== ember ==
==> flow/design.v (excerpt) <==
module multiplier (
    output Ready,
    output Valid,
    output [31:0] R,
    input [15:0] X,
    input [15:0] Y,
    input Clk,
    input Rst
);
==> flow/config.mk <==
export PLATFORM = sky130hd
export DESIGN_NAME = multiplier
export DESIGN_NICKNAME = multiplier
export VERILOG_FILES = /design/flow/design.v
export SDC_FILE = /design/flow/constraint.sdc
export NUM_CORES = 4
export LEC_CHECK = 0
export ABC_AREA = 0
export CAP_MARGIN = 20
export CORE_MARGIN = 2
export CORE_UTILIZATION = 63
export CTS_CLUSTER_DIAMETER = 126
export GPL_TIMING_DRIVEN = 1
export HOLD_SLACK_MARGIN = 0.08
export MAX_ROUTING_LAYER = met4
export PLACE_DENSITY_LB_ADDON = 0.01
export SLEW_MARGIN = 35
==> flow/constraint.sdc <==
create_clock -name core_clock -period 20.5 [get_ports {Clk}]
set_input_delay 4.1000 -clock core_clock [delete_from_list [all_inputs] [get_ports {Clk}]]
set_output_delay 4.1000 -clock core_clock [all_outputs]
set_load 0.01 [all_outputs]
run.sh (not shown) runs the stock make flow with config.mk's settings and CLKGATE_MAP_FILE=.
ember | stages: all done | timing, DRC, antenna: all pass
Changes in lagoon relative to ember:
--- a/flow/config.mk
+++ b/flow/config.mk
@@ -6,9 +6,10 @@
 export NUM_CORES = 4
 export LEC_CHECK = 0
-export ABC_AREA = 0
+export ABC_AREA = 1
 export CAP_MARGIN = 20
 export CORE_MARGIN = 2
 export CORE_UTILIZATION = 63
-export CTS_CLUSTER_DIAMETER = 126
+export CTS_CLUSTER_DIAMETER = 245
+export GPL_ROUTABILITY_DRIVEN = 0
 export GPL_TIMING_DRIVEN = 1
 export HOLD_SLACK_MARGIN = 0.08
Every stage of the flow completed for lagoon, and the final layout passed the timing, DRC and antenna checks.
lagoon vs ember, synthesized cell count went down by about 15%.
Relative to ember, area growth from synthesis to layout increased by 0.74 points in lagoon.
The cell count number comes out lower for lagoon vs ember.
The total power of lagoon was inferior to that of ember.
Cell area | lagoon vs ember | lagoon smaller
STATUS area of the mapped netlist: lagoon wins against ember
Against ember, lagoon comes in 11% lower on total number of nets in the final design.
diff inputs: lagoon => cedar
==> flow/config.mk <==
export PLATFORM = sky130hd
export DESIGN_NAME = multiplier
export DESIGN_NICKNAME = multiplier
export VERILOG_FILES = /design/flow/design.v
export SDC_FILE = /design/flow/constraint.sdc
export NUM_CORES = 4
export LEC_CHECK = 0
export CAP_MARGIN = 20
export CORE_MARGIN = 2
export CORE_UTILIZATION = 31
export SLEW_MARGIN = 20
==> flow/constraint.sdc <==
create_clock -name core_clock -period 12.7 [get_ports {Clk}]
set_input_delay 2.5400 -clock core_clock [delete_from_list [all_inputs] [get_ports {Clk}]]
set_output_delay 2.5400 -clock core_clock [all_outputs]
set_load 0.01 [all_outputs]
### Flow results
Summary: hold slack, cedar better than lagoon. cedar vs lagoon — area reported by Yosys stat rose 1900 µm². cedar does worse than lagoon on total routed wirelength. Number of standard cells in the final layout excluding fillers grows by more than a quarter when moving from lagoon to cedar. Area fraction in full adders, half adders and majority gates (higher): lagoon. Looking at number of vias in the routed layout, cedar sits 2404 above lagoon. In cedar, worst slew margin relative to its limit is lower than in lagoon. Going from lagoon to cedar, area occupied by multi-input gates grew by about 30%; number of library cell types mapped by synthesis grew by about 40%.

========
multiplier again, from the RTL that the note above started with.
make LEC_CHECK=0 ABC_AREA=0 CAP_MARGIN=20 CELL_PAD_IN_SITES_DETAIL_PLACEMENT=0 CORE_MARGIN=2 CORE_UTILIZATION=58 CTS_CLUSTER_DIAMETER=119 GPL_ROUTABILITY_DRIVEN=0 HOLD_SLACK_MARGIN=0.24 MAX_ROUTING_LAYER=met4 PLACE_DENSITY_LB_ADDON=0.0 SETUP_SLACK_MARGIN=-0.42 SLEW_MARGIN=30 TNS_END_PERCENT=85 finish   # period 9.63 ns
The first run completed, yet does not pass: setup timing.
Next try:
Settings changed: ABC_AREA 0 to not set, CELL_PAD_IN_SITES_DETAIL_PLACEMENT 0 to not set, CORE_UTILIZATION 58 to 57, CTS_CLUSTER_DIAMETER 119 to not set, GPL_ROUTABILITY_DRIVEN 0 to not set, HOLD_SLACK_MARGIN 0.24 to not set, MAX_ROUTING_LAYER met4 to not set, PLACE_DENSITY_LB_ADDON 0.0 to not set, SETUP_SLACK_MARGIN -0.42 to not set, SLEW_MARGIN 30 to 20, TNS_END_PERCENT 85 to not set.
Clock period 9.63 ns to 7.03 ns, I/O delays scaled along.
The new run completed and failed the layout checks on setup timing. Die area rises by 1.7%. Final area is higher by 1.1%. Synthesized area is unchanged. Critical path depth increases by 6. Sequential power increases by 38%. Global-route usage rises by 0.94 points. Clock power increases by 34%. Flip-flop count stays the same. Total power went up by 60%. Routed wire length rose by 12%.
Next try:
Settings changed: CORE_UTILIZATION 57 to 40, GPL_TIMING_DRIVEN set to 0, PLACE_DENSITY_LB_ADDON set to 0.01.
Clock period 7.03 ns to 13.0 ns, I/O delays scaled along.
The new run produced a layout that fails on setup timing.
Wire length increases by roughly a tenth.
First-iteration DRC count decreases by a quarter to a third.
Clock power decreases by a quarter to a third.
Combinational power decreases by well over a third.
Via count decreases by a little under a tenth.
Clock skew decreases by 0.0030 ns.
Next try:
Settings changed: ABC_AREA set to 1, CAP_MARGIN 20 to 5, CTS_CLUSTER_DIAMETER set to 382, CTS_CLUSTER_SIZE set to 35, GPL_TIMING_DRIVEN 0 to not set, PLACE_DENSITY_LB_ADDON 0.01 to not set, TNS_END_PERCENT set to 10.
Result: Now the flow finished with timing, DRC and antenna clean. Global-route usage goes down by 9.4 points. Wire length fell by 36%. Utilization goes up by 0.19 points. Cell count is lower by 13%. Clock power goes down by about 10%. Worst setup slack improves by 0.91 ns.
Next try:
Settings changed: ABC_AREA 1 to not set, CAP_MARGIN 5 to 20, CTS_CLUSTER_DIAMETER 382 to not set, CTS_CLUSTER_SIZE 35 to not set, TNS_END_PERCENT 10 to not set.
- die size goes up by 19%
- cell count goes up by 18%
- setup slack degrades by 0.22 ns
- wire length goes up by 33%
- clock-buffer cell count goes down by 2
- cell area goes up by 23%
- critical path depth goes down by 8
- power goes up by 8.7%
- sequential power barely changes

========
== build 11 ==
multiplier again, from the RTL that the note above started with.
export LEC_CHECK = 0
export ABC_AREA = 1
export CAP_MARGIN = 20
export CELL_PAD_IN_SITES_DETAIL_PLACEMENT = 2
export CORE_MARGIN = 5
export CORE_UTILIZATION = 64
export CTS_CLUSTER_DIAMETER = 245
export GPL_ROUTABILITY_DRIVEN = 0
export GPL_TIMING_DRIVEN = 1
export MAX_ROUTING_LAYER = met4
export PLACE_DENSITY_LB_ADDON = 0.01
export SETUP_SLACK_MARGIN = -0.7
export SLEW_MARGIN = 35
create_clock -name core_clock -period 12.9 [get_ports {Clk}]
Build 11 did not finish; the tool stopped in 3_5_place_dp with error DPL-0033.
Here is what was changed in the inputs of build 70 compared with build 11.
==> flow/config.mk <==
export PLATFORM = sky130hd
export DESIGN_NAME = multiplier
export DESIGN_NICKNAME = multiplier
export VERILOG_FILES = /design/flow/design.v
export SDC_FILE = /design/flow/constraint.sdc
export NUM_CORES = 4
export LEC_CHECK = 0
export CAP_MARGIN = 20
export CORE_MARGIN = 2
export CORE_UTILIZATION = 66
export SETUP_SLACK_MARGIN = 2.14
export SLEW_MARGIN = 20
==> flow/constraint.sdc <==
create_clock -name core_clock -period 8.75 [get_ports {Clk}]
set_input_delay 1.7500 -clock core_clock [delete_from_list [all_inputs] [get_ports {Clk}]]
set_output_delay 1.7500 -clock core_clock [all_outputs]
set_load 0.01 [all_outputs]
Results
Higher area share of and-or/or-and cells after synthesis goes to build 70 over build 11. On build 70: post-synthesis net count is 15% higher than what build 11 gave. Of build 11 and build 70, the higher area after synthesis belongs to build 70. Build 70: fraction of the mapped netlist area in simple logic gates 0.45 points below build 11. Build 11 -> build 70: core outline area increased by more than 10%. Build 70 vs build 11 — number of cells produced by synthesis climbed by more than 10%. Build 11 has lower height of the chip than build 70. Chip area | build 70 above build 11. Run status, build 70: aborted in 5_1_grt, error GRT-0116. Relative to build 11, the number of distinct standard cells referenced by the synthesized netlist of build 70 is higher by 23.
Relative to build 70, the following input files were edited for build 14:
diff --git a/flow/config.mk b/flow/config.mk
--- a/flow/config.mk
+++ b/flow/config.mk
@@ -9,4 +9,5 @@
 export CORE_MARGIN = 2
-export CORE_UTILIZATION = 66
-export SETUP_SLACK_MARGIN = 2.14
+export CORE_UTILIZATION = 58
+export SETUP_SLACK_MARGIN = 1.26
 export SLEW_MARGIN = 20
+export TNS_END_PERCENT = 40
==> flow/constraint.sdc <==
create_clock -name core_clock -period 7.09 [get_ports {Clk}]
set_input_delay 1.4180 -clock core_clock [delete_from_list [all_inputs] [get_ports {Clk}]]
set_output_delay 1.4180 -clock core_clock [all_outputs]
set_load 0.01 [all_outputs]
## What came out
Build 70: aborted in 5_1_grt (tool error)
From the logs: build 14 reached the end of the flow and failed the layout checks with setup timing.
Build 70 → build 14: die area picked up an extra 0.0024 mm^2, half-perimeter wire length after detailed placement picked up an extra 0.98%, worst setup timing slack at the placement stage lost 1.29 ns.
#### Input delta (build 4 over build 14)
diff --git a/flow/config.mk b/flow/config.mk
--- a/flow/config.mk
+++ b/flow/config.mk
@@ -7,7 +7,8 @@
 export LEC_CHECK = 0
+export ABC_AREA = 1
 export CAP_MARGIN = 20
 export CORE_MARGIN = 2
-export CORE_UTILIZATION = 58
-export SETUP_SLACK_MARGIN = 1.26
+export CORE_UTILIZATION = 69
+export CTS_CLUSTER_SIZE = 99
+export PLACE_DENSITY = 0.36
 export SLEW_MARGIN = 20
-export TNS_END_PERCENT = 40
==> flow/constraint.sdc <==
create_clock -name core_clock -period 5.66 [get_ports {Clk}]
set_input_delay 1.1320 -clock core_clock [delete_from_list [all_inputs] [get_ports {Clk}]]
set_output_delay 1.1320 -clock core_clock [all_outputs]
set_load 0.01 [all_outputs]
## What came out
- Build 4: it failed with a tool error in 4_1_cts, so there are no final results.
- Area fraction in and, or, nand and nor cells up 0.45 points in build 4 wrt build 14
- Changes observed in build 4 relative to build 14: core box area shows a reduction of about 30%; post-synthesis cell count went down by 232; xor and xnor area share after synthesis now smaller; total nets after synthesis dropped 13%; synthesized area fell by about 17%.
- Count of placed standard cells including taps, build 4 and build 14: larger value in build 14
Power figures rest on the tool's default switching activity, not on a simulated workload.
